==> flow/design.v <==
module sensor_if(input sens_active,reset,clk,output passed);
reg [255-1:0] shift_reg;
reg compleated,uninterupted;
  always @(posedge clk) begin
  if(~reset && sens_active && ~uninterupted)begin
      shift_reg <= {shift_reg[255-2:0], sens_active};
      if(shift_reg[255-1])begin
        uninterupted = 1;
        shift_reg <= 0;
      end
    end  
    if(~reset && uninterupted && ~sens_active)begin
      shift_reg <= {shift_reg[255-2:0], ~sens_active};
    end if(uninterupted && shift_reg[255-1] && ~sens_active) begin
      compleated = 1;
    end
    if(reset) begin
      shift_reg <= 0;
      compleated = 0;
      uninterupted = 0;
    end
  end
  assign passed = compleated;
endmodule
==> flow/run.sh <==
#!/bin/bash
# the make line also repeats each setting of config.mk as NAME=value (left out here)
make -C /OpenROAD-flow-scripts/flow DESIGN_CONFIG=/design/flow/config.mk WORK_HOME=/design/flow/orfs CLKGATE_MAP_FILE= finish
==> flow/config.mk <==
export PLATFORM = sky130hd
export DESIGN_NAME = sensor_if
export DESIGN_NICKNAME = sensor_if
export VERILOG_FILES = /design/flow/design.v
export SDC_FILE = /design/flow/constraint.sdc
export NUM_CORES = 4
export LEC_CHECK = 0
export ABC_AREA = 0
export CAP_MARGIN = 20
export CELL_PAD_IN_SITES_GLOBAL_PLACEMENT = 3
export CORE_ASPECT_RATIO = 1.8
export CORE_MARGIN = 3
export CORE_UTILIZATION = 40
export CTS_CLUSTER_DIAMETER = 190
export CTS_CLUSTER_SIZE = 22
export GPL_ROUTABILITY_DRIVEN = 0
export HOLD_SLACK_MARGIN = -0.07
export MAX_ROUTING_LAYER = met4
export SLEW_MARGIN = 20
==> flow/constraint.sdc <==
create_clock -name core_clock -period 3.37 [get_ports {clk}]
set_input_delay 0.6740 -clock core_clock [delete_from_list [all_inputs] [get_ports {clk}]]
set_output_delay 0.6740 -clock core_clock [all_outputs]
set_load 0.01 [all_outputs]
==> flow_summary.toml, run 1 <==
# implementation run metrics
[final_timing]
holdWs_ps = 453
slew_viol_final = 0
final-hold-violation-count = 0
setup_viol = 0
period_used_pct = 60.7
clock_skew_ps = 14.1
finalSetupTns_ps = 0
tightestPinTransition_ps = 611
relSlewSlack_pct = 59.3
rsz0062_at_grt = "no"
max_freq_mhz = 489
min_period_ps = 2050

[floorplanning]
die_area_um2 = 25200
fp_util_pct = 40.8
io_pins = 4
num_rows = 74
die-width_um = 120
dieHeight_um = 211
core_um2 = 22800

[critical_path]
path_class = "register to primary output"
start_kind = "register"
r2r-start = "uninterupted"
cp.arrival_ps = 1370
cp_top_family = "buffers and inverters"
cp.depth = 1
critPathBufInv = 1
r2r_cells = 5
r2r_slack_ps = 1670
r2r-end = "shift_reg[69]"
cp.required_ps = 2700
cp_slowest_stage_delay_ps = 550
crit_chain = "clkdlybuf4s50_1"
critPathSlowestCell = "clkdlybuf4s50_1"
crit_end = "passed"
cp-end-kind = "primary output"
startpoint = "compleated"
critPathMaxFanout = 2

[grt]
first_global_vias = 7184
track_usage_pct = 15.2
grt_max_degree = 87
grt_pass1_wl_um = 33000
grt_antenna_before_repair = 0
grt_overflow_total = 0

[power_and_ir_drop]
top_power_group = "sequential cells"
netSwitchingFraction_pct = 22.2
power_density_nw_per_um2 = 506
p_seq_share_pct = 61.1
pg_clk_uw = 1760
p_leak_uw = 0.00293
combPwrFrac_pct = 3.5
switching_power_uw = 1100
p_int_uw = 3870
comb-power_uw = 174
pg_seq_uw = 3040
irDropWorstVdd_mv = 0.396
clockPowerShare_pct = 35.4

[clock_network]
cts.sinks = 257
cts_buffer_depth = 3
clkLatencyLatePin_ps = 480
htree_num_levels = 1
clk_pin_slew_ps = 90
numCtsBuffers = 15
post_cts_resized = 0
cts_tree = "built"
clock-root-buffer = "clkbuf_16"
post_cts.repair.setup_buffers = 0
ctsHoldBuffers = 0

[job]
maxCapViolations = 0
tool_warnings = 28

[logic_synthesis]
ff_type = "dfxtp_1"
yosysWarnings = 1
largest_area_cell = "dfxtp_1"
synth.avg_cell_area_um2 = 8.13
ys_sh_simple_pct = 10.6
ys_seq_share_pct = 55.4
edf_count = 0
synthCells = 1143
yosysChipArea_um2 = 9300
synth-xor-area-share_pct = 0.0942
ys_top_cells_by_area = "dfxtp_1, a21oi_1, nand2_1"
synthDistinctLibCells = 16
synth_area_um2 = 9300
top_logic_kind = "AND-OR/OR-AND gates"
adder_share_pct = 0
mux_share_pct = 0
synthArstFlopShare_pct = 0
yosys_cells = 1143
ys_sh_aoi_pct = 27.5
ys.flops = 257
syn_nets = 1146
top_cell = "dfxtp_1"
top_area_share_pct = 55.4
top_cells_by_count = "dfxtp_1, a21oi_1, nand2_1"

[min_path]
whs_path_depth = 2
min_path_type = "register to register"
hp-start = "shift_reg[53]"
hold_path_end = "shift_reg[53]"

[layout]
nets = 1075
syn_to_final_growth_pct = 5.68

[detailed_routing]
antennaDiodeCount = 0
drtAntennaViolNets = 0
wl_um = 18500
dr.pass1.iters = 4
post_drt_via_cell_ratio = 5.29
num_vias = 7275
drc = 0
drtIter0Drc = 497
avgRoutedWirePerCell_um = 13.5

[place]
portBuffers = 3
dp_hpwl_um = 9360

[run_status]
status = "timing/DRC/antenna clean"
==> stage by stage <==
step / std cells / util, % / area (µm²) / power (µW) / setup slack (ps)
detailed placement: 1359 / 41.4 / 9440 / 3290 / 877
global placement: 1359 / 41.4 / 9440 / 3290 / 885
global route: 1375 / 43.1 / 9820 / 5190 / 1230
floorplan: 1143 / - / 9300 / 3240 / 1800
CTS: 1375 / 43.1 / 9820 / 5090 / 1290
finish: 1375 / 43.1 / 9820 / 4970 / 1320
==> metal layers <==
layer  up-vias  routed length (µm)  track usage [%]
li1       3712                   -                -
met1      3488                8860             19.0
met2        53                8930             26.5
met3        22                 406             1.61
met4         0                 338             3.64
met5         -                   0                -
==> final cells by class <==
cell class | instances | area (µm²)
inverters | 1 | 3.75
clock inverters | 1 | 8.76
flip-flops and latches | 257 | 5140
well taps | 304 | 380
fillers | 2493 | 13000
multi-input cells | 772 | 3570
repair buffers | 25 | 337
clock buffers | 15 | 375
==> run 2, diff against run 1 <==
Settings changed: ABC_AREA 0 to default, CELL_PAD_IN_SITES_GLOBAL_PLACEMENT 3 to default, CORE_ASPECT_RATIO 1.8 to default, CORE_MARGIN 3 to 2, CTS_CLUSTER_DIAMETER 190 to default, CTS_CLUSTER_SIZE 22 to default, GPL_ROUTABILITY_DRIVEN 0 to default, HOLD_SLACK_MARGIN -0.07 to default, MAX_ROUTING_LAYER met4 to default.
Clock period 3.37 ns to 3.04 ns, I/O delays scaled along.
==> run 2 against run 1 <==
Sequential power is 11% higher. Routed wire length is 9.7% lower. Via count is 1.3% lower. Global-route usage is 1.7 points lower. Non-clock buffer count is 7 lower. Sequential cell count stayed put. Clock power is 91% higher. Clock-buffer cell count is 27 higher. Critical path type unchanged. Critical endpoint unchanged. Largest cell class unchanged. Highest routed layer unchanged.
==> flow_summary.toml, run 2 <==
# implementation run metrics
[clock_network]
clkLatencyLatePin_ps = 510
clk_pin_slew_ps = 60
cts_buffer_depth = 3
ctsHoldBuffers = 0
cts.sinks = 257
cts_tree = "built"
clock-root-buffer = "clkbuf_16"
htree_num_levels = 1
post_cts_resized = 0
post_cts.repair.setup_buffers = 0
numCtsBuffers = 27

[critical_path]
crit_chain = "clkdlybuf4s50_1"
r2r-start = "uninterupted"
cp_slowest_stage_delay_ps = 530
r2r_slack_ps = 1430
r2r_cells = 5
cp.depth = 1
cp.arrival_ps = 1360
critPathSlowestCell = "clkdlybuf4s50_1"
r2r-end = "shift_reg[142]"
cp.required_ps = 2430
crit_end = "passed"
critPathBufInv = 1
path_class = "register to primary output"
cp_top_family = "buffers and inverters"
critPathMaxFanout = 2
cp-end-kind = "primary output"
startpoint = "compleated"
start_kind = "register"

[layout]
layout.area.comb_um2 = 3570
flop_area_um2 = 5140
stdcell_area_um2 = 10300
fill_cells = 2265
syn_to_final_growth_pct = 10.5
nets = 1080
post-route-util_pct = 45.2

[detailed_routing]
num_vias = 7183
drc = 0
post_drt_via_cell_ratio = 5.21
drtAntennaViolNets = 0
wl_um = 16700
avgRoutedWirePerCell_um = 12.1
antennaDiodeCount = 0
dr.pass1.iters = 5
drtIter0Drc = 518

[logic_synthesis]
synth-xor-area-share_pct = 0.0942
top_cell = "dfxtp_1"
synthArstFlopShare_pct = 0
top_area_share_pct = 55.4
top_cells_by_count = "dfxtp_1, a21oi_1, nand2_1"
yosysWarnings = 1
largest_area_cell = "dfxtp_1"
syn_nets = 1146
top_logic_kind = "AND-OR/OR-AND gates"
ys_sh_simple_pct = 10.6
synth.avg_cell_area_um2 = 8.13
ys_sh_aoi_pct = 27.5
synthCells = 1143
mux_share_pct = 0
yosys_cells = 1143
edf_count = 0
synthDistinctLibCells = 16
ff_type = "dfxtp_1"
ys.flops = 257
synth_area_um2 = 9300
ys_seq_share_pct = 55.4
ys_top_cells_by_area = "dfxtp_1, a21oi_1, nand2_1"
yosysChipArea_um2 = 9300
adder_share_pct = 0

[min_path]
hp-start = "shift_reg[44]"
whs_path_depth = 2
hold_path_end = "shift_reg[44]"
min_path_type = "register to register"

[place]
dp_hpwl_um = 7760
gp_congestion = 0.660
portBuffers = 3
pre_cts_slack_ps = 589
dpl_cell_area_um2 = 9340

[power_and_ir_drop]
pg_clk_uw = 3370
combPwrFrac_pct = 2.7
comb-power_uw = 185
p_int_uw = 5520
netSwitchingFraction_pct = 20.4
top_power_group = "sequential cells"
clockPowerShare_pct = 48.7
irDropWorstVdd_mv = 0.456
p_seq_share_pct = 48.7
pg_seq_uw = 3370
p_total_uw = 6930
switching_power_uw = 1410
power_density_nw_per_um2 = 675
p_leak_uw = 0.00316

[final_timing]
rsz0062_at_grt = "no"
clock_skew_ps = 9.25
max_freq_mhz = 507
min_period_ps = 1970
tightestPinTransition_ps = 669
relSlewSlack_pct = 55.4
slew_viol_final = 0
setup_viol = 0
fin_ws_ps = 1070
period_used_pct = 64.9
finalSetupTns_ps = 0
final-hold-violation-count = 0

[grt]
grt_pass1_wl_um = 29100
track_usage_pct = 13.5
grt_antenna_before_repair = 0
grt_max_degree = 142
grt_overflow_total = 0
first_global_vias = 6473

[job]
maxCapViolations = 0
tool_warnings = 34

[floorplanning]
core_um2 = 22700
die_area_um2 = 24500
dieHeight_um = 156
io_pins = 4
fp_util_pct = 40.9
die-width_um = 156
num_rows = 55

[run_status]
status = "timing/DRC/antenna clean"
run 2: metrics by stage:
step	instances	hold slack, ps
floorplan	1143	427
global placement	1333	439
detailed placement	1333	443
CTS	1380	452
global route	1380	464
finish	1380	448
run 2: routing by layer:
| layer | up-vias | track usage [%] | share of wire, % |
|---|---|---|---|
| met3 | 20 | 2.46 | 2.9 |
| met2 | 51 | 22.3 | 44 |
| met4 | 0 | 3.49 | 1.6 |
| met1 | 3371 | 18.2 | 51 |
| met5 | - | 0 | 0 |
| li1 | 3741 | - | - |
run 2: final cells by class:
| cell class | instances | share of cell area (%) |
|---|---|---|
| multi-input cells | 772 | 34.8 |
| clock inverters | 5 | 0.975 |
| well taps | 285 | 3.47 |
| clock buffers | 42 | 8.10 |
| flip-flops and latches | 257 | 50.1 |
| inverters | 1 | 0.0366 |
| repair buffers | 18 | 2.50 |
==> run 3, diff against run 2 <==
Settings changed: ABC_AREA from default to 1, CAP_MARGIN 20 to 0, CORE_ASPECT_RATIO from default to 1.41, CORE_UTILIZATION 40 to 70, CTS_CLUSTER_DIAMETER from default to 394, CTS_CLUSTER_SIZE from default to 26, GPL_TIMING_DRIVEN from default to 1, HOLD_SLACK_MARGIN from default to 0.29, MAX_ROUTING_LAYER from default to met4, PLACE_DENSITY from default to 0.67, SETUP_SLACK_MARGIN from default to 0.32, SLEW_MARGIN 20 to 0.
Clock period 3.04 ns to 1.44 ns, I/O delays scaled along.
==> run 3 against run 2 <==
Now fails the layout checks on setup timing. Global-route usage is 20 points higher. Register-to-register slack lost 1500 ps. Setup slack lost 1200 ps. First-iteration DRC count rose to 4.2 times the previous value. Via count grew to 2.6 times the previous value. Highest routed layer unchanged. Die size down 2.6%. Clock-buffer cell count fell by 27. Power rose by 140%. Largest cell class is now multi-input combinational cells. Cell count grew 120%. Synthesized area rose by 70%. Worst hold slack worse by 74 ps. Non-clock buffer count increased by 167.
==> flow_summary.toml, run 3 <==
# implementation run metrics
[run_status]
status = "finished with violations"
so.violations = "setup timing"

[power_and_ir_drop]
top_power_group = "sequential cells"
clockPowerShare_pct = 24.5
p_seq_share_pct = 47.9
netSwitchingFraction_pct = 33.2
p_leak_uw = 0.0102
pg_clk_uw = 4090
combPwrFrac_pct = 27.7
pg_seq_uw = 8000
comb-power_uw = 4630
irDropWorstVdd_mv = 1.09
switching_power_uw = 5550
power_density_nw_per_um2 = 872
p_int_uw = 11200

[clock_network]
numCtsBuffers = 13
cts_tree = "built"
ctsHoldBuffers = 0
cts_buffer_depth = 3
htree_num_levels = 1
clk_pin_slew_ps = 120
cts.sinks = 257
clock-root-buffer = "clkbuf_16"
clkLatencyLatePin_ps = 500

[critical_path]
cp-end-kind = "register"
critPathBufInv = 4
r2r-start = "uninterupted"
r2r_cells = 8
path_class = "register to register"
cp.arrival_ps = 1920
cp.required_ps = 1830
cp_top_family = "simple AND/OR/NAND/NOR gates"
cp_slowest_stage_delay_ps = 400
r2r-end = "shift_reg[10]"
start_kind = "register"
critPathSlowestCell = "dfxtp_4"
r2r_slack_ps = -90
startpoint = "uninterupted"
critPathMaxFanout = 14
cp.depth = 8
crit_end = "shift_reg[10]"
crit_chain = "buf_6 -> inv_4 -> nand3_4 -> nand2_8 -> inv_16 -> buf_6 -> nor2_1 -> nor2_1"

[logic_synthesis]
edf_count = 0
ys_sh_aoi_pct = 0.142
ys.flops = 257
synthDistinctLibCells = 16
top_cells_by_count = "nand2_1, nor2_1, dfxtp_1"
yosysChipArea_um2 = 15800
syn_nets = 2814
adder_share_pct = 0
ff_type = "dfxtp_1"
synth-xor-area-share_pct = 0
ys_sh_simple_pct = 54.4
mux_share_pct = 0
synth.avg_cell_area_um2 = 5.63
synth_area_um2 = 15800
ys_seq_share_pct = 32.5
synthArstFlopShare_pct = 0
yosys_cells = 2811
top_area_share_pct = 32.5
yosysWarnings = 1
ys_top_cells_by_area = "dfxtp_1, nand2_1, nor2_1"
largest_area_cell = "dfxtp_1"
top_cell = "nand2_1"
synthCells = 2811
top_logic_kind = "simple AND/OR/NAND/NOR gates"

[layout]
post-route-util_pct = 86.0
syn_to_final_growth_pct = 21.2
nets = 2761
instances_no_fill = 3060

[final_timing]
min_period_ps = 1530
period_used_pct = 106
setup_viol = 92
slew_viol_final = 0
clock_skew_ps = 23.9
rsz0062_at_grt = "yes"
finalSetupTns_ps = -1750
final-hold-violation-count = 0
max_freq_mhz = 653
tightestPinTransition_ps = 413
relSlewSlack_pct = 72.3
fin_ws_ps = -90.5

[floorplanning]
io_pins = 4
die_area_um2 = 23800
dieHeight_um = 183
die-width_um = 131
num_rows = 65
fp_util_pct = 71.0
core_um2 = 22300

[grt]
track_usage_pct = 33.7
grt_antenna_before_repair = 0
grt_pass1_wl_um = 67800
first_global_vias = 15900
grt_overflow_total = 0
grt_max_degree = 76

[detailed_routing]
post_drt_via_cell_ratio = 6.01
antennaDiodeCount = 0
drtIter0Drc = 2156
drc = 0
wl_um = 48700
num_vias = 18400
avgRoutedWirePerCell_um = 15.9
drtAntennaViolNets = 0
dr.pass1.iters = 7

[place]
pre_cts_slack_ps = -467
gp_congestion = 0.792
dp.cells = 2985
dp_hpwl_um = 22500
portBuffers = 3

[min_path]
whs_path_depth = 3
hold_path_end = "uninterupted"
min_path_type = "input port to register"
hp-start = "reset"

[job]
maxCapViolations = 0
tool_warnings = 31
run 3: layer usage:
layer / GRT usage [%] / wire, µm / share of wire [%]
met5: - / 0 / 0
met4: 11.0 / 1870 / 3.8
met3: 3.08 / 4000 / 8.2
met2: 61.6 / 24400 / 50
met1: 38.1 / 18500 / 38
run 3: timing repair:
action	CTS	global route
pin swaps	6	30
cloned	7	32
resized	41	139
buffers inserted	15	5
endpoints found under the setup margin	257	258
run 3: through the flow:
step | instance area (µm²) | hold WS (ps) | total power [µW]
3_5_place_dp | 17100 | 486 | 11900
5_1_grt | 19200 | 374 | 17500
6_report | 19200 | 374 | 16700
4_1_cts | 17900 | 353 | 16000
3_3_place_gp | 17100 | 478 | 11800
2_1_floorplan | 16500 | 357 | 11100
run 3: final cells by class:
cell class | instances | area [µm²]
clock buffers | 15 | 333
clock inverters | 1 | 5.00
fillers | 1371 | 3110
inverters | 259 | 1010
multi-input cells | 2041 | 9160
flip-flops and latches | 257 | 5150
well taps | 301 | 377
repair buffers | 185 | 3140
repair inverters | 1 | 6.26
==> run 4, diff against run 3 <==
Settings changed: ABC_AREA 1 to default, CAP_MARGIN 0 to 20, CORE_ASPECT_RATIO 1.41 to default, CTS_CLUSTER_DIAMETER 394 to default, CTS_CLUSTER_SIZE 26 to 40, GPL_TIMING_DRIVEN 1 to default, HOLD_SLACK_MARGIN 0.29 to -0.1, MAX_ROUTING_LAYER met4 to default, PLACE_DENSITY 0.67 to default, SETUP_SLACK_MARGIN 0.32 to -0.22, SLEW_MARGIN 0 to 20.
Clock period 1.44 ns to 2.56 ns, I/O delays scaled along.
==> run 4 against run 3 <==
Now clean on timing, DRC and antenna. Die size down 40%. Combinational power down 95%. Clock power down 12%. Routed wire length down 66%. Sequential cell count unchanged. Sequential power down about 50%. Non-clock buffer count down 160. Clock skew down 17 ps. Via count down 61%. Cell count down 58%. Sequential share of layout area up 24 points. Critical path type is now register to primary output. Highest routed layer unchanged.
==> flow_summary.toml, run 4 <==
# implementation run metrics
[logic_synthesis]
ys.flops = 257
ys_top_cells_by_area = "dfxtp_1, a21oi_1, nand2_1"
adder_share_pct = 0
top_cells_by_count = "dfxtp_1, a21oi_1, nand2_1"
edf_count = 0
ys_sh_aoi_pct = 27.5
mux_share_pct = 0
synth.avg_cell_area_um2 = 8.13
ff_type = "dfxtp_1"
yosysWarnings = 1
top_logic_kind = "AND-OR/OR-AND gates"
synthArstFlopShare_pct = 0
syn_nets = 1146
top_area_share_pct = 55.4
largest_area_cell = "dfxtp_1"
top_cell = "dfxtp_1"
yosysChipArea_um2 = 9300
synthDistinctLibCells = 16
ys_seq_share_pct = 55.4
yosys_cells = 1143
ys_sh_simple_pct = 10.6
synthCells = 1143
synth_area_um2 = 9300
synth-xor-area-share_pct = 0.0942

[clock_network]
numCtsBuffers = 25
clk_pin_slew_ps = 60
htree_num_levels = 1
clock-root-buffer = "clkbuf_16"
cts_tree = "built"
cts.sinks = 257
cts_buffer_depth = 3
post_cts.repair.setup_buffers = 0
clkLatencyLatePin_ps = 510
post_cts_resized = 0
ctsHoldBuffers = 0

[place]
portBuffers = 3
gp_congestion = 0.676
dp.cells = 1231
dp_hpwl_um = 8350

[grt]
grt_pass1_wl_um = 29200
first_global_vias = 6937
grt_antenna_before_repair = 0
track_usage_pct = 23.4
grt_max_degree = 76
grt_overflow_total = 0

[floorplanning]
io_pins = 4
die-width_um = 119
core_um2 = 13100
num_rows = 42
dieHeight_um = 119
fp_util_pct = 71.0
die_area_um2 = 14200

[job]
tool_warnings = 28
maxCapViolations = 0

[power_and_ir_drop]
irDropWorstVdd_mv = 0.726
p_seq_share_pct = 51.0
power_density_nw_per_um2 = 772
p_leak_uw = 0.00318
comb-power_uw = 233
p_int_uw = 6200
pg_seq_uw = 4000
netSwitchingFraction_pct = 21.0
switching_power_uw = 1650
combPwrFrac_pct = 3.0
top_power_group = "sequential cells"
pg_clk_uw = 3610
clockPowerShare_pct = 46.0

[final_timing]
period_used_pct = 76.0
clock_skew_ps = 6.44
tightestPinTransition_ps = 380
relSlewSlack_pct = 74.7
final-hold-violation-count = 0
rsz0062_at_grt = "no"
finalSetupTns_ps = 0
holdWs_ps = 367
max_freq_mhz = 514
min_period_ps = 1950
slew_viol_final = 0
setup_viol = 0

[critical_path]
r2r_cells = 4
cp_slowest_stage_delay_ps = 570
r2r_slack_ps = 940
critPathSlowestCell = "clkdlybuf4s50_1"
cp_top_family = "buffers and inverters"
start_kind = "register"
crit_chain = "clkdlybuf4s50_1"
critPathMaxFanout = 2
startpoint = "compleated"
crit_end = "passed"
r2r-start = "uninterupted"
cp.depth = 1
path_class = "register to primary output"
r2r-end = "shift_reg[27]"
cp.arrival_ps = 1430
cp.required_ps = 2050
critPathBufInv = 1
cp-end-kind = "primary output"

[min_path]
whs_path_depth = 2
hold_path_end = "uninterupted"
hp-start = "reset"
min_path_type = "input port to register"

[layout]
flop_area_um2 = 5140
nets = 1085
fill_cells = 972
layout.area.comb_um2 = 3570
instances_no_fill = 1275
syn_to_final_growth_pct = 9.40

[detailed_routing]
drtAntennaViolNets = 0
dr.pass1.iters = 4
drc = 0
num_vias = 7259
post_drt_via_cell_ratio = 5.69
antennaDiodeCount = 0
avgRoutedWirePerCell_um = 12.9
drtIter0Drc = 630
wl_um = 16500

[run_status]
status = "timing/DRC/antenna clean"
run 4: layout make-up:
type                    instances  area share (%)
inverters                       1          0.0369
flip-flops and latches        257            50.6
clock inverters                 8           0.714
repair buffers                 25            3.90
well taps                     176            2.17
clock buffers                  36            7.44
multi-input cells             772            35.1
run 4: metrics by stage:
step / utilization [%] / worst slack (ps) / total power (µW) / instance area (µm²)
after floorplan: - / 1150 / 4270 / 9300
after global placement: 71.4 / 361 / 4330 / 9340
after detailed placement: 71.4 / 348 / 4320 / 9340
after CTS: 77.7 / 589 / 7910 / 10200
after global routing: 77.7 / 580 / 8100 / 10200
final: 77.7 / 614 / 7850 / 10200
run 4: layer usage:
metal	vias to the layer above	part of all wire, %	wire length [µm]	track usage [%]
met5	-	0	0	0
met4	0	1.4	238	5.88
met3	24	2.9	471	3.54
met2	77	47	7700	41.6
met1	3405	49	8060	30.0
li1	3753	-	-	-
==> run 5, diff against run 4 <==
Settings changed: ABC_AREA from default to 1, CELL_PAD_IN_SITES_DETAIL_PLACEMENT from default to 2, CORE_ASPECT_RATIO from default to 0.74, CORE_UTILIZATION 70 to 28, CTS_CLUSTER_SIZE 40 to default, GPL_ROUTABILITY_DRIVEN from default to 0, HOLD_SLACK_MARGIN -0.1 to default, PLACE_DENSITY_LB_ADDON from default to 0.13, SETUP_SLACK_MARGIN -0.22 to -0.01, SLEW_MARGIN 20 to 15.
Clock period 2.56 ns to 2.37 ns, I/O delays scaled along.
==> run 5 against run 4 <==
Worst hold slack improved by 100 ps. Still clean on timing, DRC and antenna. Via count up 140%. First-iteration DRC count increased by 22%. Global-route usage down 5.1 points. Synthesized cell count up 150%.
==> flow_summary.toml, run 5 <==
# implementation run metrics
[logic_synthesis]
synthDistinctLibCells = 16
yosysChipArea_um2 = 15800
synth-xor-area-share_pct = 0
adder_share_pct = 0
yosys_cells = 2811
synth.avg_cell_area_um2 = 5.63
yosysWarnings = 1
ys_seq_share_pct = 32.5
mux_share_pct = 0
synth_area_um2 = 15800
ys_sh_aoi_pct = 0.142
ff_type = "dfxtp_1"
top_cells_by_count = "nand2_1, nor2_1, dfxtp_1"
ys_top_cells_by_area = "dfxtp_1, nand2_1, nor2_1"
syn_nets = 2814
synthArstFlopShare_pct = 0
edf_count = 0
top_area_share_pct = 32.5
largest_area_cell = "dfxtp_1"
ys.flops = 257
ys_sh_simple_pct = 54.4
synthCells = 2811
top_cell = "nand2_1"
top_logic_kind = "simple AND/OR/NAND/NOR gates"

[detailed_routing]
dr.pass1.iters = 6
post_drt_via_cell_ratio = 5.04
drtAntennaViolNets = 0
drc = 0
wl_um = 53800
drtIter0Drc = 769
antennaDiodeCount = 0
avgRoutedWirePerCell_um = 15.8
num_vias = 17200

[critical_path]
r2r_slack_ps = 790
cp.arrival_ps = 1460
critPathMaxFanout = 2
crit_chain = "clkdlybuf4s50_1"
start_kind = "register"
cp.depth = 1
r2r_cells = 5
cp.required_ps = 1900
critPathSlowestCell = "clkdlybuf4s50_1"
startpoint = "compleated"
r2r-start = "uninterupted"
cp-end-kind = "primary output"
path_class = "register to primary output"
crit_end = "passed"
cp_top_family = "buffers and inverters"
critPathBufInv = 1
cp_slowest_stage_delay_ps = 530
r2r-end = "shift_reg[33]"

[clock_network]
clkLatencyLatePin_ps = 610
htree_num_levels = 1
ctsHoldBuffers = 0
numCtsBuffers = 31
cts_tree = "built"
cts.sinks = 257
cts_buffer_depth = 3
clk_pin_slew_ps = 60
post_cts.repair.setup_buffers = 0
post_cts_resized = 0
clock-root-buffer = "clkbuf_16"

[final_timing]
setup_viol = 0
holdWs_ps = 470
rsz0062_at_grt = "no"
max_freq_mhz = 517
clock_skew_ps = 28.3
relSlewSlack_pct = 48.6
fin_ws_ps = 435
period_used_pct = 81.7
final-hold-violation-count = 0
finalSetupTns_ps = 0
slew_viol_final = 0
tightestPinTransition_ps = 771
min_period_ps = 1940

[power_and_ir_drop]
power_density_nw_per_um2 = 685
p_seq_share_pct = 39.9
switching_power_uw = 3860
clockPowerShare_pct = 40.9
combPwrFrac_pct = 19.2
netSwitchingFraction_pct = 31.6
top_power_group = "the clock network"
p_leak_uw = 0.00922
pg_clk_uw = 4990
irDropWorstVdd_mv = 0.561
pg_seq_uw = 4860
comb-power_uw = 2340
p_int_uw = 8340

[layout]
nets = 2663
post-route-util_pct = 32.0
fill_cells = 6912
syn_to_final_growth_pct = 12.4

[grt]
grt_overflow_total = 0
grt_pass1_wl_um = 92000
grt_max_degree = 141
track_usage_pct = 18.3
first_global_vias = 18800
grt_antenna_before_repair = 0

[min_path]
hp-start = "compleated"
min_path_type = "register to register"
hold_path_end = "compleated"
whs_path_depth = 2

[job]
tool_warnings = 34
maxCapViolations = 0

[floorplanning]
fp_util_pct = 28.5
die-width_um = 280
die_area_um2 = 58500
io_pins = 4
core_um2 = 55600
dieHeight_um = 209
num_rows = 74

[place]
portBuffers = 3
dp_hpwl_um = 30300
pre_cts_slack_ps = 69.8

[run_status]
status = "timing/DRC/antenna clean"
run 5: layout make-up:
type / count / area (µm²) / area share [%]
Tap cell: 722 / 903 / 5.08
Clock buffer: 43 / 911 / 5.12
Multi-Input combinational cell: 2041 / 8650 / 48.6
Inverter: 259 / 995 / 5.59
Timing Repair Buffer: 70 / 1050 / 5.88
Clock inverter: 14 / 129 / 0.724
Sequential cell: 257 / 5150 / 29.0
run 5: per-layer routing:
metal / vias to the layer above / routed length, µm / global-route usage (%) / part of all wire, %
met5: - / 0 / 0 / 0
met4: 0 / 819 / 3.26 / 1.5
met1: 8607 / 25200 / 22.7 / 47
met2: 72 / 27000 / 34.2 / 50
met3: 50 / 823 / 1.93 / 1.5
li1: 8452 / - / - / -
run 5: metrics by stage:
stage | cell area, µm² | std cells | power [µW]
2_1_floorplan | 15800 | 2811 | 6620
3_3_place_gp | 16700 | 3349 | 7120
3_5_place_dp | 16700 | 3349 | 7320
4_1_cts | 17800 | 3406 | 12400
5_1_grt | 17800 | 3406 | 12900
6_report | 17800 | 3406 | 12200
==> run 6, diff against run 5 <==
Settings changed: CAP_MARGIN 20 to 30, CELL_PAD_IN_SITES_DETAIL_PLACEMENT 2 to default, CELL_PAD_IN_SITES_GLOBAL_PLACEMENT from default to 3, CORE_ASPECT_RATIO 0.74 to 0.68, CORE_UTILIZATION 28 to 40, CTS_CLUSTER_DIAMETER from default to 22, CTS_CLUSTER_SIZE from default to 37, MIN_ROUTING_LAYER from default to met2, PLACE_DENSITY_LB_ADDON 0.13 to default, SETUP_SLACK_MARGIN -0.01 to default, SLEW_MARGIN 15 to 20, TNS_END_PERCENT from default to 45.
Clock period 2.37 ns to 1.91 ns, I/O delays scaled along.
==> run 6 against run 5 <==
The flow now stops in 3_1_place_gp_skip_io. Die size shrank 30%. Synthesized area unchanged. Synthesized cell count unchanged.
==> flow_summary.toml, run 6 <==
# generated from flow reports
[logic_synthesis]
syn_nets = 2814
ys.flops = 257
synthCells = 2811
ff_type = "dfxtp_1"
synth.avg_cell_area_um2 = 5.63
ys_seq_share_pct = 32.5
largest_area_cell = "dfxtp_1"
edf_count = 0
synth-xor-area-share_pct = 0
synth_area_um2 = 15800
top_cell = "nand2_1"
top_area_share_pct = 32.5
ys_top_cells_by_area = "dfxtp_1, nand2_1, nor2_1"
yosysWarnings = 1
top_cells_by_count = "nand2_1, nor2_1, dfxtp_1"
synthDistinctLibCells = 16
ys_sh_simple_pct = 54.4
adder_share_pct = 0
yosys_cells = 2811
mux_share_pct = 0
synthArstFlopShare_pct = 0
ys_sh_aoi_pct = 0.142
top_logic_kind = "simple AND/OR/NAND/NOR gates"
yosysChipArea_um2 = 15800

[floorplanning]
dieHeight_um = 168
fp_util_pct = 40.3
core_um2 = 39300
num_rows = 60
die_area_um2 = 41200
die-width_um = 245

[run_status]
status = "aborted with a tool error"
haltStage = "3_1_place_gp_skip_io"
first-error = "[ERROR GPL-0301] Utilization 106.738 % exceeds 100%."
==> run 7, diff against run 6 <==
Settings changed: CAP_MARGIN 30 to 0, CELL_PAD_IN_SITES_GLOBAL_PLACEMENT 3 to default, CORE_ASPECT_RATIO 0.68 to 1.41, CORE_MARGIN 2 to 10, CORE_UTILIZATION 40 to 17, CTS_CLUSTER_DIAMETER 22 to 23, CTS_CLUSTER_SIZE 37 to 26, GPL_ROUTABILITY_DRIVEN 0 to default, GPL_TIMING_DRIVEN from default to 0, HOLD_SLACK_MARGIN from default to 0.07, MAX_ROUTING_LAYER from default to met4, MIN_ROUTING_LAYER met2 to default, PLACE_DENSITY from default to 0.67, SETUP_SLACK_MARGIN from default to -0.25, SLEW_MARGIN 20 to 0, TNS_END_PERCENT 45 to default.
Clock period 1.91 ns to 3.37 ns, I/O delays scaled along.
==> run 7 against run 6 <==
Now clean on timing, DRC and antenna. Synthesized area unchanged. Die size rose to 2.6 times the previous value. Synthesized cell count did not move.
==> flow_summary.toml, run 7 <==
# implementation run metrics
[run_status]
status = "timing/DRC/antenna clean"

[final_timing]
rsz0062_at_grt = "no"
relSlewSlack_pct = 65.5
max_freq_mhz = 429
min_period_ps = 2330
setup_viol = 0
period_used_pct = 69.2
tightestPinTransition_ps = 517
clock_skew_ps = 21.1
finalSetupTns_ps = 0
final-hold-violation-count = 0
slew_viol_final = 0

[logic_synthesis]
largest_area_cell = "dfxtp_1"
edf_count = 0
top_cells_by_count = "nand2_1, nor2_1, dfxtp_1"
synth-xor-area-share_pct = 0
top_logic_kind = "simple AND/OR/NAND/NOR gates"
ys_top_cells_by_area = "dfxtp_1, nand2_1, nor2_1"
ys_seq_share_pct = 32.5
top_cell = "nand2_1"
adder_share_pct = 0
top_area_share_pct = 32.5
yosys_cells = 2811
mux_share_pct = 0
ys.flops = 257
syn_nets = 2814
yosysChipArea_um2 = 15800
synth.avg_cell_area_um2 = 5.63
ys_sh_aoi_pct = 0.142
synth_area_um2 = 15800
synthDistinctLibCells = 16
synthCells = 2811
synthArstFlopShare_pct = 0
ff_type = "dfxtp_1"
yosysWarnings = 1
ys_sh_simple_pct = 54.4

[critical_path]
cp.depth = 1
critPathBufInv = 1
cp_top_family = "buffers and inverters"
cp-end-kind = "primary output"
r2r-end = "shift_reg[111]"
critPathMaxFanout = 2
r2r_slack_ps = 1480
r2r_cells = 8
startpoint = "compleated"
crit_chain = "clkdlybuf4s50_1"
start_kind = "register"
path_class = "register to primary output"
cp_slowest_stage_delay_ps = 600
cp.required_ps = 2700
cp.arrival_ps = 1660
critPathSlowestCell = "clkdlybuf4s50_1"
crit_end = "passed"
r2r-start = "shift_reg[254]"

[min_path]
hp-start = "shift_reg[176]"
min_path_type = "register to register"
hold_path_end = "shift_reg[176]"
whs_path_depth = 4

[clock_network]
numCtsBuffers = 87
ctsHoldBuffers = 0
post_cts.repair.setup_buffers = 0
post_cts_resized = 0
clock-root-buffer = "clkbuf_16"
cts_buffer_depth = 3
clk_pin_slew_ps = 40
cts.sinks = 257
clkLatencyLatePin_ps = 600
cts_tree = "built"
htree_num_levels = 3

[power_and_ir_drop]
p_int_uw = 10200
comb-power_uw = 1540
top_power_group = "the clock network"
combPwrFrac_pct = 11.4
netSwitchingFraction_pct = 24.9
pg_seq_uw = 3430
power_density_nw_per_um2 = 662
clockPowerShare_pct = 63.4
irDropWorstVdd_mv = 0.395
switching_power_uw = 3380
pg_clk_uw = 8610
p_seq_share_pct = 25.2
p_leak_uw = 0.0102

[floorplanning]
core_um2 = 92200
die_area_um2 = 106000
fp_util_pct = 17.2
die-width_um = 277
dieHeight_um = 382
io_pins = 4
num_rows = 132

[place]
portBuffers = 3
dp.cells = 4020
gp_congestion = 0.799
dpl_cell_area_um2 = 17400
dp_hpwl_um = 26800

[detailed_routing]
dr.pass1.iters = 5
post_drt_via_cell_ratio = 4.25
drc = 0
avgRoutedWirePerCell_um = 10.8
wl_um = 45000
drtAntennaViolNets = 0
num_vias = 17700
drtIter0Drc = 1490

[layout]
instances_no_fill = 4179
stdcell_area_um2 = 20500
syn_to_final_growth_pct = 29.7
fill_cells = 10300
nets = 2906

[grt]
grt_max_degree = 12
first_global_vias = 16500
grt_antenna_before_repair = 1
grt_pass1_wl_um = 75800
track_usage_pct = 8.29
grt_overflow_total = 0

[job]
tool_warnings = 26
maxCapViolations = 0
run 7: layout make-up:
cell class / instances / area [µm²] / share of cell area [%]
Antenna cell: 1 / 2.50 / 0.0122
Buffer: 254 / 1080 / 5.25
Clock buffer: 122 / 2580 / 12.6
Clock inverter: 36 / 579 / 2.82
Inverter: 259 / 972 / 4.74
Multi-Input combinational cell: 2041 / 8630 / 42.0
Sequential cell: 257 / 5140 / 25.1
Tap cell: 1206 / 1510 / 7.35
Timing Repair Buffer: 3 / 30.0 / 0.146
run 7: per-layer routing:
| metal | global-route usage [%] | vias up | share of wire [%] |
|---|---|---|---|
| li1 | - | 9016 | - |
| met1 | 9.23 | 8132 | 42 |
| met2 | 14.1 | 506 | 49 |
| met3 | 1.48 | 95 | 5.8 |
| met4 | 4.15 | 0 | 2.5 |
| met5 | - | - | 0 |
run 7: stage by stage:
step	power, µW	utilization, %	setup slack (ps)	hold WS, ps
2_1_floorplan	4650	-	1720	465
3_3_place_gp	4970	18.8	579	553
3_5_place_dp	4990	18.8	552	554
4_1_cts	13700	22.3	988	567
5_1_grt	14200	22.3	980	597
6_report	13600	22.3	1040	567
==> run 8, diff against run 7 <==
Settings changed: ABC_AREA 1 to default, CAP_MARGIN 0 to 20, CORE_ASPECT_RATIO 1.41 to default, CORE_MARGIN 10 to 2, CORE_UTILIZATION 17 to 40, CTS_CLUSTER_DIAMETER 23 to 89, CTS_CLUSTER_SIZE 26 to default, GPL_TIMING_DRIVEN 0 to default, HOLD_SLACK_MARGIN 0.07 to default, MAX_ROUTING_LAYER met4 to default, PLACE_DENSITY 0.67 to default, SETUP_SLACK_MARGIN -0.25 to default, SLEW_MARGIN 0 to 20.
Clock period 3.37 ns to 1.64 ns, I/O delays scaled along.
==> run 8 against run 7 <==
Cell count is 66% lower. Global-route usage increased by 6.1 points. Via count decreased by 59%. Register-to-register slack worse by 1300 ps. Synthesized cell count shrank 59%. Critical path type unchanged. Largest power group is now sequential cells. Highest routed layer unchanged.
==> flow_summary.toml, run 8 <==
# implementation run metrics
[logic_synthesis]
ys_sh_simple_pct = 10.6
ys_top_cells_by_area = "dfxtp_1, a21oi_1, nand2_1"
synthCells = 1143
ff_type = "dfxtp_1"
yosysChipArea_um2 = 9300
ys_sh_aoi_pct = 27.5
synth_area_um2 = 9300
synthArstFlopShare_pct = 0
yosysWarnings = 1
top_area_share_pct = 55.4
ys_seq_share_pct = 55.4
mux_share_pct = 0
top_logic_kind = "AND-OR/OR-AND gates"
yosys_cells = 1143
synth.avg_cell_area_um2 = 8.13
adder_share_pct = 0
top_cell = "dfxtp_1"
synth-xor-area-share_pct = 0.0942
edf_count = 0
largest_area_cell = "dfxtp_1"
syn_nets = 1146
ys.flops = 257
synthDistinctLibCells = 16
top_cells_by_count = "dfxtp_1, a21oi_1, nand2_1"

[floorplanning]
core_um2 = 22700
die-width_um = 156
die_area_um2 = 24500
fp_util_pct = 40.9
dieHeight_um = 156
io_pins = 4
num_rows = 55

[final_timing]
rsz0062_at_grt = "no"
tightestPinTransition_ps = 349
relSlewSlack_pct = 76.7
max_freq_mhz = 687
final-hold-violation-count = 0
clock_skew_ps = 20.4
finalSetupTns_ps = 0
min_period_ps = 1460
setup_viol = 0
period_used_pct = 88.7
slew_viol_final = 0

[power_and_ir_drop]
pg_seq_uw = 6250
power_density_nw_per_um2 = 1190
netSwitchingFraction_pct = 21.7
pg_clk_uw = 5920
combPwrFrac_pct = 3.5
top_power_group = "sequential cells"
switching_power_uw = 2740
p_total_uw = 12600
p_leak_uw = 0.00335
p_seq_share_pct = 49.5
comb-power_uw = 443
p_int_uw = 9870
irDropWorstVdd_mv = 0.674
clockPowerShare_pct = 46.9

[clock_network]
cts_tree = "built"
clk_pin_slew_ps = 60
clkLatencyLatePin_ps = 530
numCtsBuffers = 28
cts.sinks = 257
htree_num_levels = 1
post_cts.repair.setup_buffers = 0
cts_buffer_depth = 3
clock-root-buffer = "clkbuf_16"

[grt]
first_global_vias = 6808
grt_overflow_total = 0
track_usage_pct = 14.4
grt_antenna_before_repair = 0
grt_max_degree = 57
grt_pass1_wl_um = 30900

[place]
dpl_cell_area_um2 = 9750
gp_congestion = 0.687
portBuffers = 3
dp_hpwl_um = 9290

[layout]
post-route-util_pct = 46.8
syn_to_final_growth_pct = 14.3
stdcell_area_um2 = 10600
nets = 1109

[min_path]
min_path_type = "input port to register"
whs_path_depth = 2
hp-start = "reset"
hold_path_end = "compleated"

[critical_path]
cp.required_ps = 1310
critPathMaxFanout = 2
crit_chain = "dlygate4sd2_1"
cp_top_family = "flip-flops"
r2r-start = "uninterupted"
critPathSlowestCell = "dfxtp_1"
r2r_cells = 4
start_kind = "register"
r2r_slack_ps = 190
crit_end = "passed"
r2r-end = "shift_reg[65]"
critPathBufInv = 1
cp.arrival_ps = 1130
cp.depth = 1
startpoint = "compleated"
cp_slowest_stage_delay_ps = 330
path_class = "register to primary output"
cp-end-kind = "primary output"

[run_status]
status = "timing/DRC/antenna clean"

[detailed_routing]
antennaDiodeCount = 0
drc = 0
num_vias = 7351
avgRoutedWirePerCell_um = 12.3
drtIter0Drc = 492
drtAntennaViolNets = 0
wl_um = 17300
dr.pass1.iters = 6
post_drt_via_cell_ratio = 5.22

[job]
maxCapViolations = 0
tool_warnings = 26
## run 8: stage by stage
| stage | cells | setup slack [ps] | hold slack, ps |
|---|---|---|---|
| 5_1_grt | 1409 | 67.9 | 150 |
| 3_3_place_gp | 1361 | -194 | 438 |
| 6_report | 1409 | 185 | 150 |
| 4_1_cts | 1409 | 166 | 144 |
| 2_1_floorplan | 1143 | 415 | 427 |
| 3_5_place_dp | 1361 | -242 | 443 |
## run 8: cell type report
type	count	area (µm²)
clock buffers	39	823
clock inverters	9	60.1
fillers	2207	12100
inverters	1	3.75
multi-input cells	772	3570
flip-flops and latches	257	5140
well taps	285	357
repair buffers	46	666
## run 8: metal layers
metal	vias to the layer above	wire [µm]	part of all wire (%)	track usage, %
met2	74	7750	45	23.3
met4	0	222	1.3	3.58
met1	3453	8760	51	19.8
met5	-	0	0	0
met3	19	606	3.5	2.60
li1	3805	-	-	-
## run 8: what timing repair did
item                       CTS  global route
setup endpoints to repair    1             0
gates resized                1             0
hold buffers                 0             0
==> run 9, diff against run 8 <==
Settings changed: ABC_AREA from default to 1, CAP_MARGIN 20 to 30, CELL_PAD_IN_SITES_GLOBAL_PLACEMENT from default to 3, CORE_ASPECT_RATIO from default to 1.82, CORE_MARGIN 2 to 4, CORE_UTILIZATION 40 to 41, CTS_CLUSTER_DIAMETER 89 to 22, CTS_CLUSTER_SIZE from default to 37, GPL_ROUTABILITY_DRIVEN from default to 1, MIN_ROUTING_LAYER from default to met2, TNS_END_PERCENT from default to 30.
Clock period 1.64 ns to 1.89 ns, I/O delays scaled along.
==> run 9 against run 8 <==
The run now fails in 3_1_place_gp_skip_io. Die size increased by 71%. Synthesized area rose by 70%. Synthesized cell count is 150% higher.
==> flow_summary.toml, run 9 <==
# generated from flow reports
[run_status]
status = "aborted with a tool error"
haltStage = "3_1_place_gp_skip_io"
first-error = "[ERROR GPL-0301] Utilization 110.340 % exceeds 100%."

[floorplanning]
die_area_um2 = 42000
dieHeight_um = 273
num_rows = 96
core_um2 = 38000
fp_util_pct = 41.7
die-width_um = 154

[logic_synthesis]
top_cell = "nand2_1"
ys.flops = 257
adder_share_pct = 0
yosysChipArea_um2 = 15800
ys_sh_simple_pct = 54.4
synth.avg_cell_area_um2 = 5.63
synth-xor-area-share_pct = 0
synthCells = 2811
synth_area_um2 = 15800
ff_type = "dfxtp_1"
top_area_share_pct = 32.5
top_cells_by_count = "nand2_1, nor2_1, dfxtp_1"
yosysWarnings = 1
edf_count = 0
synthArstFlopShare_pct = 0
yosys_cells = 2811
ys_seq_share_pct = 32.5
synthDistinctLibCells = 16
top_logic_kind = "simple AND/OR/NAND/NOR gates"
syn_nets = 2814
largest_area_cell = "dfxtp_1"
ys_top_cells_by_area = "dfxtp_1, nand2_1, nor2_1"
ys_sh_aoi_pct = 0.142
mux_share_pct = 0
==> run 10, diff against run 9 <==
Settings changed: ABC_AREA 1 to 0, CAP_MARGIN 30 to 0, CELL_PAD_IN_SITES_GLOBAL_PLACEMENT 3 to default, CORE_ASPECT_RATIO 1.82 to 1.41, CORE_MARGIN 4 to 2, CORE_UTILIZATION 41 to 72, CTS_CLUSTER_DIAMETER 22 to 316, CTS_CLUSTER_SIZE 37 to 26, GPL_ROUTABILITY_DRIVEN 1 to default, GPL_TIMING_DRIVEN from default to 1, HOLD_SLACK_MARGIN from default to 0.07, MAX_ROUTING_LAYER from default to met4, MIN_ROUTING_LAYER met2 to default, PLACE_DENSITY from default to 0.38, SETUP_SLACK_MARGIN from default to 0.37, SLEW_MARGIN 20 to 40, TNS_END_PERCENT 30 to default.
Clock period 1.89 ns to 1.52 ns, I/O delays scaled along.
==> run 10 against run 9 <==
The run now finishes clean. Die size shrank 67%. Synthesized area shrank 41%. Synthesized cell count shrank 59%.
==> flow_summary.toml, run 10 <==
# implementation run metrics
[job]
maxCapViolations = 0
tool_warnings = 31

[final_timing]
fin_ws_ps = 64.2
finalSetupTns_ps = 0
setup_viol = 0
rsz0062_at_grt = "yes"
clock_skew_ps = 12.2
tightestPinTransition_ps = 299
final-hold-violation-count = 0
min_period_ps = 1460
relSlewSlack_pct = 79.8
period_used_pct = 95.8
max_freq_mhz = 687
slew_viol_final = 0
holdWs_ps = 169

[logic_synthesis]
yosysWarnings = 1
top_logic_kind = "AND-OR/OR-AND gates"
ys_sh_simple_pct = 10.6
yosysChipArea_um2 = 9300
synth.avg_cell_area_um2 = 8.13
ys_seq_share_pct = 55.4
edf_count = 0
syn_nets = 1146
largest_area_cell = "dfxtp_1"
ff_type = "dfxtp_1"
top_cells_by_count = "dfxtp_1, a21oi_1, nand2_1"
yosys_cells = 1143
adder_share_pct = 0
synth-xor-area-share_pct = 0.0942
mux_share_pct = 0
ys_top_cells_by_area = "dfxtp_1, a21oi_1, nand2_1"
synthCells = 1143
top_area_share_pct = 55.4
synthDistinctLibCells = 16
synth_area_um2 = 9300
ys.flops = 257
synthArstFlopShare_pct = 0
ys_sh_aoi_pct = 27.5
top_cell = "dfxtp_1"

[detailed_routing]
wl_um = 18400
antennaDiodeCount = 0
drtAntennaViolNets = 0
drtIter0Drc = 490
num_vias = 7517
drc = 0
post_drt_via_cell_ratio = 5.95
avgRoutedWirePerCell_um = 14.5
dr.pass1.iters = 5

[layout]
syn_to_final_growth_pct = 11.5
nets = 1114

[clock_network]
htree_num_levels = 1
ctsHoldBuffers = 0
clk_pin_slew_ps = 100
cts_tree = "built"
clkLatencyLatePin_ps = 470
clock-root-buffer = "clkbuf_16"
numCtsBuffers = 13
cts.sinks = 257
cts_buffer_depth = 3

[power_and_ir_drop]
p_seq_share_pct = 62.0
netSwitchingFraction_pct = 21.7
pg_clk_uw = 3540
p_leak_uw = 0.00327
p_total_uw = 10900
irDropWorstVdd_mv = 1.02
top_power_group = "sequential cells"
power_density_nw_per_um2 = 1050
comb-power_uw = 587
clockPowerShare_pct = 32.6
pg_seq_uw = 6730
combPwrFrac_pct = 5.4
switching_power_uw = 2350
p_int_uw = 8510

[place]
pre_cts_slack_ps = -394
portBuffers = 3
gp_congestion = 0.718
dp_hpwl_um = 9360

[floorplanning]
die_area_um2 = 13800
core_um2 = 12700
die-width_um = 99.7
fp_util_pct = 73.2
dieHeight_um = 139
io_pins = 4
num_rows = 49

[critical_path]
r2r-end = "shift_reg[2]"
r2r-start = "uninterupted"
cp.arrival_ps = 1850
r2r_slack_ps = 60
cp_slowest_stage_delay_ps = 380
crit_chain = "nor3b_4 -> buf_4 -> buf_16 -> buf_12 -> o21ai_0 -> a21oi_1"
crit_end = "shift_reg[2]"
path_class = "register to register"
critPathMaxFanout = 27
critPathBufInv = 3
r2r_cells = 6
cp.required_ps = 1920
startpoint = "uninterupted"
critPathSlowestCell = "dfxtp_4"
cp.depth = 6
cp_top_family = "buffers and inverters"
cp-end-kind = "register"
start_kind = "register"

[grt]
grt_antenna_before_repair = 0
grt_overflow_total = 0
first_global_vias = 6842
track_usage_pct = 25.5
grt_pass1_wl_um = 29900
grt_max_degree = 61

[min_path]
whs_path_depth = 2
min_path_type = "input port to register"
hp-start = "reset"
hold_path_end = "shift_reg[219]"

[run_status]
status = "timing/DRC/antenna clean"
==> run 10: final cells by class <==
type | instances | area [µm²]
Tap cell | 153 | 191
Clock buffer | 13 | 325
Fill cell | 821 | 2330
Multi-Input combinational cell | 772 | 3630
Timing Repair Buffer | 66 | 1050
Inverter | 1 | 3.75
Clock inverter | 1 | 5.00
Sequential cell | 257 | 5150
==> run 10: layer usage <==
layer / part of all wire, % / up-vias / GRT usage [%]
met5: 0 / - / -
met4: 1.7 / 0 / 5.91
met3: 2.6 / 26 / 2.62
met2: 52 / 95 / 45.0
met1: 44 / 3594 / 31.5
li1: - / 3802 / -
==> run 10: repair_timing <==
action                     CTS  global route
pin swaps                    2            10
gates resized               20            32
setup endpoints to repair  256           256
gates cloned                 3             5
buffers inserted             7             1
==> run 10: metrics by stage <==
step                      util (%)  cell area (µm²)  instances
final                         81.7            10400       1263
after global routing          81.7            10400       1263
after CTS                     79.9            10100       1257
after detailed placement      75.7             9610       1233
after global placement        75.7             9610       1233
after floorplan                  -             9350       1143
==> run 11, diff against run 10 <==
Settings changed: CORE_UTILIZATION 72 to 66, CTS_CLUSTER_DIAMETER 316 to 23, PLACE_DENSITY 0.38 to 0.67, SETUP_SLACK_MARGIN 0.37 to default, SLEW_MARGIN 40 to 0.
Clock period 1.52 ns to 2.23 ns, I/O delays scaled along.
==> run 11 against run 10 <==
Still clean on timing, DRC and antenna. Register-to-register slack gained 630 ps. Synthesized area unchanged. Clock-buffer cell count increased by 44. Via count grew 1.1%. Critical path type is now register to primary output. Critical endpoint is now passed.
==> flow_summary.toml, run 11 <==
# implementation run metrics
[critical_path]
critPathSlowestCell = "clkdlybuf4s50_1"
r2r-end = "shift_reg[90]"
cp.arrival_ps = 1360
cp_slowest_stage_delay_ps = 530
critPathBufInv = 1
cp-end-kind = "primary output"
cp_top_family = "buffers and inverters"
startpoint = "compleated"
path_class = "register to primary output"
cp.depth = 1
r2r-start = "uninterupted"
crit_chain = "clkdlybuf4s50_1"
crit_end = "passed"
cp.required_ps = 1780
r2r_cells = 4
start_kind = "register"
r2r_slack_ps = 690
critPathMaxFanout = 2

[logic_synthesis]
ys_top_cells_by_area = "dfxtp_1, a21oi_1, nand2_1"
edf_count = 0
synthCells = 1143
yosysChipArea_um2 = 9300
synthArstFlopShare_pct = 0
ys_seq_share_pct = 55.4
top_cell = "dfxtp_1"
ys_sh_aoi_pct = 27.5
top_area_share_pct = 55.4
adder_share_pct = 0
synth-xor-area-share_pct = 0.0942
synth.avg_cell_area_um2 = 8.13
syn_nets = 1146
synthDistinctLibCells = 16
ys.flops = 257
mux_share_pct = 0
largest_area_cell = "dfxtp_1"
yosys_cells = 1143
yosysWarnings = 1
ys_sh_simple_pct = 10.6
ff_type = "dfxtp_1"
top_logic_kind = "AND-OR/OR-AND gates"
synth_area_um2 = 9300
top_cells_by_count = "dfxtp_1, a21oi_1, nand2_1"

[clock_network]
ctsHoldBuffers = 0
clkLatencyLatePin_ps = 520
post_cts.repair.setup_buffers = 0
cts_buffer_depth = 3
clock-root-buffer = "clkbuf_16"
post_cts_resized = 0
cts_tree = "built"
clk_pin_slew_ps = 50
htree_num_levels = 2
cts.sinks = 257
numCtsBuffers = 46

[detailed_routing]
antennaDiodeCount = 0
post_drt_via_cell_ratio = 5.72
dr.pass1.iters = 5
drtAntennaViolNets = 0
wl_met1_um = 8040
drc = 0
top_layer_used = "met4"
num_vias = 7598
wl_um = 18000
avgRoutedWirePerCell_um = 13.6
drtIter0Drc = 577
met2_length_um = 9170
met3RoutedLength_um = 553

[power_and_ir_drop]
p_int_uw = 9770
comb-power_uw = 278
pg_clk_uw = 7360
irDropWorstVdd_mv = 0.770
netSwitchingFraction_pct = 20.2
p_seq_share_pct = 37.6
p_leak_uw = 0.00362
pg_seq_uw = 4610
power_density_nw_per_um2 = 1100
switching_power_uw = 2470
combPwrFrac_pct = 2.3
clockPowerShare_pct = 60.1
top_power_group = "the clock network"

[layout]
stdcell_area_um2 = 11100
syn_to_final_growth_pct = 19.5
nets = 1112
fill_cells = 929

[min_path]
whs_path_depth = 2
hp-start = "reset"
min_path_type = "input port to register"
hold_path_end = "shift_reg[25]"

[grt]
grt_antenna_before_repair = 0
grt_pass1_wl_um = 31700
first_global_vias = 7410
grt_max_degree = 123
track_usage_pct = 24.8
grt_overflow_total = 0

[final_timing]
clock_skew_ps = 11.5
min_period_ps = 1810
final-hold-violation-count = 0
max_freq_mhz = 554
relSlewSlack_pct = 66.3
finalSetupTns_ps = 0
slew_viol_final = 0
setup_viol = 0
period_used_pct = 81.0
tightestPinTransition_ps = 506
rsz0062_at_grt = "no"

[floorplanning]
die-width_um = 104
die_area_um2 = 15100
fp_util_pct = 67.4
num_rows = 51
core_um2 = 13800
dieHeight_um = 145
io_pins = 4

[place]
dp_hpwl_um = 8510
dpl_cell_area_um2 = 9430
gp_congestion = 0.694
portBuffers = 3

[job]
tool_warnings = 30
maxCapViolations = 0

[run_status]
status = "timing/DRC/antenna clean"
## run 11: final cells by class
| type | count | area (µm²) | share of cell area [%] |
|---|---|---|---|
| sequential | 257 | 5140 | 46.3 |
| tap | 185 | 231 | 2.08 |
| clock buffer | 57 | 1270 | 11.5 |
| clock inverter | 26 | 397 | 3.57 |
| multi-input combinational | 772 | 3570 | 32.2 |
| inverter | 1 | 3.75 | 0.0338 |
| timing repair buffer | 31 | 479 | 4.32 |
## run 11: metal layers
layer | up-vias | track usage (%)
met1 | 3626 | 29.2
met3 | 25 | 4.54
met2 | 122 | 42.7
li1 | 3825 | -
met5 | - | -
met4 | 0 | 8.18
## run 11: per-stage QoR
step	total power (µW)	utilization, %	cells	setup slack [ps]	hold slack [ps]
after floorplan	4900	-	1143	891	427
after global placement	4980	68.4	1246	194	438
after detailed placement	4970	68.4	1246	161	442
after CTS	12300	80.6	1329	406	274
after global routing	12600	80.6	1329	382	292
final	12200	80.6	1329	424	287
==> run 12, diff against run 11 <==
Settings changed: ABC_AREA 0 to 1, CAP_MARGIN 0 to 20, CORE_ASPECT_RATIO 1.41 to default, CORE_UTILIZATION 66 to 70, CTS_CLUSTER_DIAMETER 23 to default, CTS_CLUSTER_SIZE 26 to default, GPL_TIMING_DRIVEN 1 to default, HOLD_SLACK_MARGIN 0.07 to default, MAX_ROUTING_LAYER met4 to default, PLACE_DENSITY 0.67 to default, SLEW_MARGIN 0 to 20.
Clock period 2.23 ns to 1.45 ns, I/O delays scaled along.
==> run 12 against run 11 <==
Critical path depth increased by 9. Sequential power up 72%. Register-to-register slack worse by 610 ps. Global-route usage up 5.7 points. Non-clock buffer count grew 58. Synthesized area increased by 70%. Worst hold slack improved by 220 ps. Routed wire length increased by 110%. Core utilization is 3.2 points lower. Critical endpoint is now shift_reg[67].
==> flow_summary.toml, run 12 <==
# implementation run metrics
[critical_path]
cp-end-kind = "register"
cp_top_family = "buffers and inverters"
r2r_slack_ps = 80
cp.depth = 10
startpoint = "sens_active"
critPathBufInv = 5
cp.required_ps = 1930
r2r_cells = 7
r2r-end = "shift_reg[67]"
cp.arrival_ps = 1870
cp_common_cell = "buf_12"
path_class = "input port to register"
crit_chain = "clkdlybuf4s50_1 -> buf_12 -> inv_8 -> nand3_4 -> buf_12 -> buf_12 -> nand2_1 -> nand2_1 -> nor2_1 -> nor2_1"
r2r-start = "uninterupted"
cp_slowest_stage_delay_ps = 520
crit_end = "shift_reg[67]"
critPathMaxFanout = 56
critPathSlowestCell = "clkdlybuf4s50_1"
start_kind = "input port"

[detailed_routing]
drtIter0Drc = 1523
drtAntennaViolNets = 0
avgRoutedWirePerCell_um = 12.5
post_drt_via_cell_ratio = 5.52
dr.pass1.iters = 6
num_vias = 16500
wl_um = 37100
drc = 0
antennaDiodeCount = 0

[place]
dp_hpwl_um = 20100
gp_congestion = 0.760
dp.cells = 2931
portBuffers = 3

[logic_synthesis]
synthDistinctLibCells = 16
synthCells = 2811
yosysWarnings = 1
yosys_cells = 2811
ys_sh_aoi_pct = 0.142
yosysChipArea_um2 = 15800
adder_share_pct = 0
syn_nets = 2814
synthArstFlopShare_pct = 0
mux_share_pct = 0
ys_sh_simple_pct = 54.4
synth-xor-area-share_pct = 0
top_cell = "nand2_1"
edf_count = 0
ys_seq_share_pct = 32.5
top_cells_by_count = "nand2_1, nor2_1, dfxtp_1"
synth.avg_cell_area_um2 = 5.63
ys_top_cells_by_area = "dfxtp_1, nand2_1, nor2_1"
top_logic_kind = "simple AND/OR/NAND/NOR gates"
largest_area_cell = "dfxtp_1"
ff_type = "dfxtp_1"
top_area_share_pct = 32.5
synth_area_um2 = 15800
ys.flops = 257

[min_path]
hold_path_end = "uninterupted"
min_path_type = "input port to register"
hp-start = "sens_active"
whs_path_depth = 4

[final_timing]
finalSetupTns_ps = 0
period_used_pct = 96.3
setup_viol = 0
clock_skew_ps = 24.3
rsz0062_at_grt = "yes"
relSlewSlack_pct = 67.7
tightestPinTransition_ps = 485
slew_viol_final = 0
max_freq_mhz = 716
min_period_ps = 1400
final-hold-violation-count = 0

[clock_network]
numCtsBuffers = 28
cts_tree = "built"
htree_num_levels = 1
clkLatencyLatePin_ps = 550
cts_buffer_depth = 3
clock-root-buffer = "clkbuf_16"
clk_pin_slew_ps = 60
cts.sinks = 257

[power_and_ir_drop]
p_int_uw = 13500
clockPowerShare_pct = 39.0
top_power_group = "sequential cells"
p_total_uw = 19000
irDropWorstVdd_mv = 1.10
power_density_nw_per_um2 = 1090
netSwitchingFraction_pct = 29.0
comb-power_uw = 3650
pg_seq_uw = 7930
combPwrFrac_pct = 19.2
pg_clk_uw = 7400
switching_power_uw = 5500
p_leak_uw = 0.00929
p_seq_share_pct = 41.8

[floorplanning]
dieHeight_um = 154
core_um2 = 22400
io_pins = 4
die_area_um2 = 23800
die-width_um = 154
fp_util_pct = 70.5
num_rows = 55

[grt]
grt_pass1_wl_um = 64700
track_usage_pct = 30.5
grt_max_degree = 105
first_global_vias = 15000
grt_overflow_total = 0
grt_antenna_before_repair = 0

[layout]
fill_cells = 1779
post-route-util_pct = 77.4
instances_no_fill = 2981
nets = 2679
flop_area_um2 = 5150
syn_to_final_growth_pct = 9.72
layout.area.comb_um2 = 8650

[job]
tool_warnings = 31
maxCapViolations = 0

[run_status]
status = "timing/DRC/antenna clean"
[run 12: stage by stage]
step	instance area [µm²]	worst slack (ps)	hold WS, ps
finish	17400	53.6	508
CTS	17300	3.02	494
detailed placement	16400	-460	475
global route	17400	-6.22	522
global placement	16400	-421	482
floorplan	15800	70.5	359
[run 12: what timing repair did]
item                       4_1_cts  5_1_grt
cloned                           0        0
hold buffers                     0        0
buffers inserted                 0        0
setup endpoints to repair        1      231
gates resized                    2        7
[run 12: cell type report]
class                      count  area share, %
clock buffer                  43           4.83
sequential                   257           29.7
multi-input combinational   2041           49.8
tap                          285           2.05
timing repair buffer          89           7.23
clock inverter                 7          0.634
inverter                     259           5.73
[run 12: routing by layer]
metal  global-route usage (%)  share of wire, %
met5                        0                 0
met4                     6.61               1.5
met3                     2.80               4.1
met2                     57.0                50
met1                     38.2                44
==> run 13, diff against run 12 <==
Settings changed: ABC_AREA 1 to 0, CAP_MARGIN 20 to 0, CORE_ASPECT_RATIO from default to 0.53, CORE_UTILIZATION 70 to 72, CTS_CLUSTER_DIAMETER from default to 267, CTS_CLUSTER_SIZE from default to 26, GPL_TIMING_DRIVEN from default to 1, HOLD_SLACK_MARGIN from default to -0.1, MAX_ROUTING_LAYER from default to met4, PLACE_DENSITY from default to 0.42, SETUP_SLACK_MARGIN from default to 0.45, SLEW_MARGIN 20 to 40.
Clock period 1.45 ns to 1.57 ns, I/O delays scaled along.
==> run 13 against run 12 <==
Still clean. Non-clock buffer count grew 6. Sequential cell count stayed put. Synthesized area shrank 41%. Sequential power fell by 18%. Combinational power down about 80%. Via count is 51% lower.
==> flow_summary.toml, run 13 <==
# implementation run metrics
[detailed_routing]
num_vias = 8046
post_drt_via_cell_ratio = 6.12
dr.pass1.iters = 5
wl_um = 22600
antennaDiodeCount = 0
drtIter0Drc = 824
drtAntennaViolNets = 0
avgRoutedWirePerCell_um = 17.2
drc = 0

[place]
gp_congestion = 0.700
dp_hpwl_um = 10500
portBuffers = 3
pre_cts_slack_ps = -370

[layout]
layout.area.comb_um2 = 3770
fill_cells = 659
syn_to_final_growth_pct = 19.5
flop_area_um2 = 5150
nets = 1143

[final_timing]
fin_ws_ps = 55.2
rsz0062_at_grt = "yes"
max_freq_mhz = 660
min_period_ps = 1510
clock_skew_ps = 14.6
final-hold-violation-count = 0
relSlewSlack_pct = 74.7
period_used_pct = 96.5
slew_viol_final = 0
finalSetupTns_ps = 0
setup_viol = 0
tightestPinTransition_ps = 380

[critical_path]
r2r_cells = 7
r2r-start = "uninterupted"
crit_end = "shift_reg[159]"
cp_slowest_stage_delay_ps = 390
cp.required_ps = 1960
r2r-end = "shift_reg[159]"
cp_common_cell = "buf_12"
critPathBufInv = 4
crit_chain = "nor3b_4 -> buf_6 -> buf_12 -> buf_12 -> clkbuf_16 -> o21ai_2 -> a21oi_1"
critPathMaxFanout = 5
path_class = "register to register"
startpoint = "uninterupted"
cp.depth = 7
cp-end-kind = "register"
cp.arrival_ps = 1910
cp_top_family = "buffers and inverters"
start_kind = "register"
critPathSlowestCell = "dfxtp_4"
r2r_slack_ps = 60

[logic_synthesis]
yosysWarnings = 1
top_logic_kind = "AND-OR/OR-AND gates"
synthDistinctLibCells = 16
yosysChipArea_um2 = 9300
edf_count = 0
top_area_share_pct = 55.4
synth_area_um2 = 9300
top_cells_by_count = "dfxtp_1, a21oi_1, nand2_1"
syn_nets = 1146
mux_share_pct = 0
ys_seq_share_pct = 55.4
yosys_cells = 1143
ys.flops = 257
ys_sh_aoi_pct = 27.5
ys_sh_simple_pct = 10.6
adder_share_pct = 0
ys_top_cells_by_area = "dfxtp_1, a21oi_1, nand2_1"
largest_area_cell = "dfxtp_1"
synthCells = 1143
synth.avg_cell_area_um2 = 8.13
synth-xor-area-share_pct = 0.0942
top_cell = "dfxtp_1"
synthArstFlopShare_pct = 0
ff_type = "dfxtp_1"

[floorplanning]
die-width_um = 160
io_pins = 4
fp_util_pct = 73.3
num_rows = 30
dieHeight_um = 86.7
die_area_um2 = 13900
core_um2 = 12700

[run_status]
status = "timing/DRC/antenna clean"

[grt]
grt_max_degree = 50
grt_antenna_before_repair = 0
first_global_vias = 6664
track_usage_pct = 27.3
grt_overflow_total = 0
grt_pass1_wl_um = 31200

[clock_network]
numCtsBuffers = 13
cts_tree = "built"
clk_pin_slew_ps = 100
cts_buffer_depth = 3
clkLatencyLatePin_ps = 480
htree_num_levels = 1
cts.sinks = 257
ctsHoldBuffers = 0
clock-root-buffer = "clkbuf_16"

[power_and_ir_drop]
pg_seq_uw = 6520
combPwrFrac_pct = 7.0
clockPowerShare_pct = 32.3
irDropWorstVdd_mv = 1.10
power_density_nw_per_um2 = 967
p_leak_uw = 0.00358
top_power_group = "sequential cells"
pg_clk_uw = 3470
p_total_uw = 10700
netSwitchingFraction_pct = 22.2
switching_power_uw = 2380
p_int_uw = 8350
p_seq_share_pct = 60.7
comb-power_uw = 747

[min_path]
hold_path_end = "shift_reg[75]"
hp-start = "reset"
min_path_type = "input port to register"
whs_path_depth = 2

[job]
tool_warnings = 31
maxCapViolations = 0
[run 13: final cells by class]
type                    count  share of cell area [%]
multi-input cells         772                    33.9
clock buffers              13                    2.93
flip-flops and latches    257                    46.4
clock inverters             1                  0.0451
repair buffers             95                    14.7
inverters                   1                  0.0338
well taps                 176                    1.98
[run 13: timing repair]
action	in CTS	in global routing
pin swaps	1	22
resized	20	84
cloned	3	18
setup buffers	8	7
endpoints found under the setup margin	257	257
[run 13: metal layers]
metal / GRT usage (%) / routed length (µm) / vias to the layer above
met2: 44.5 / 11000 / 264
met1: 37.6 / 9930 / 3862
met3: 3.88 / 1210 / 41
met4: 4.34 / 410 / 0
met5: - / 0 / -
li1: - / - / 3879
[run 13: stage by stage]
step                std cells  utilization, %  instance area (µm²)  hold slack (ps)
finish                   1315            87.5                11100              224
global placement         1265            76.7                 9730              438
global route             1315            87.5                11100              229
detailed placement       1265            76.7                 9730              443
floorplan                1143               -                 9440              427
CTS                      1290            81.2                10300              207
Power figures rest on the tool's default switching activity, not on a simulated workload.
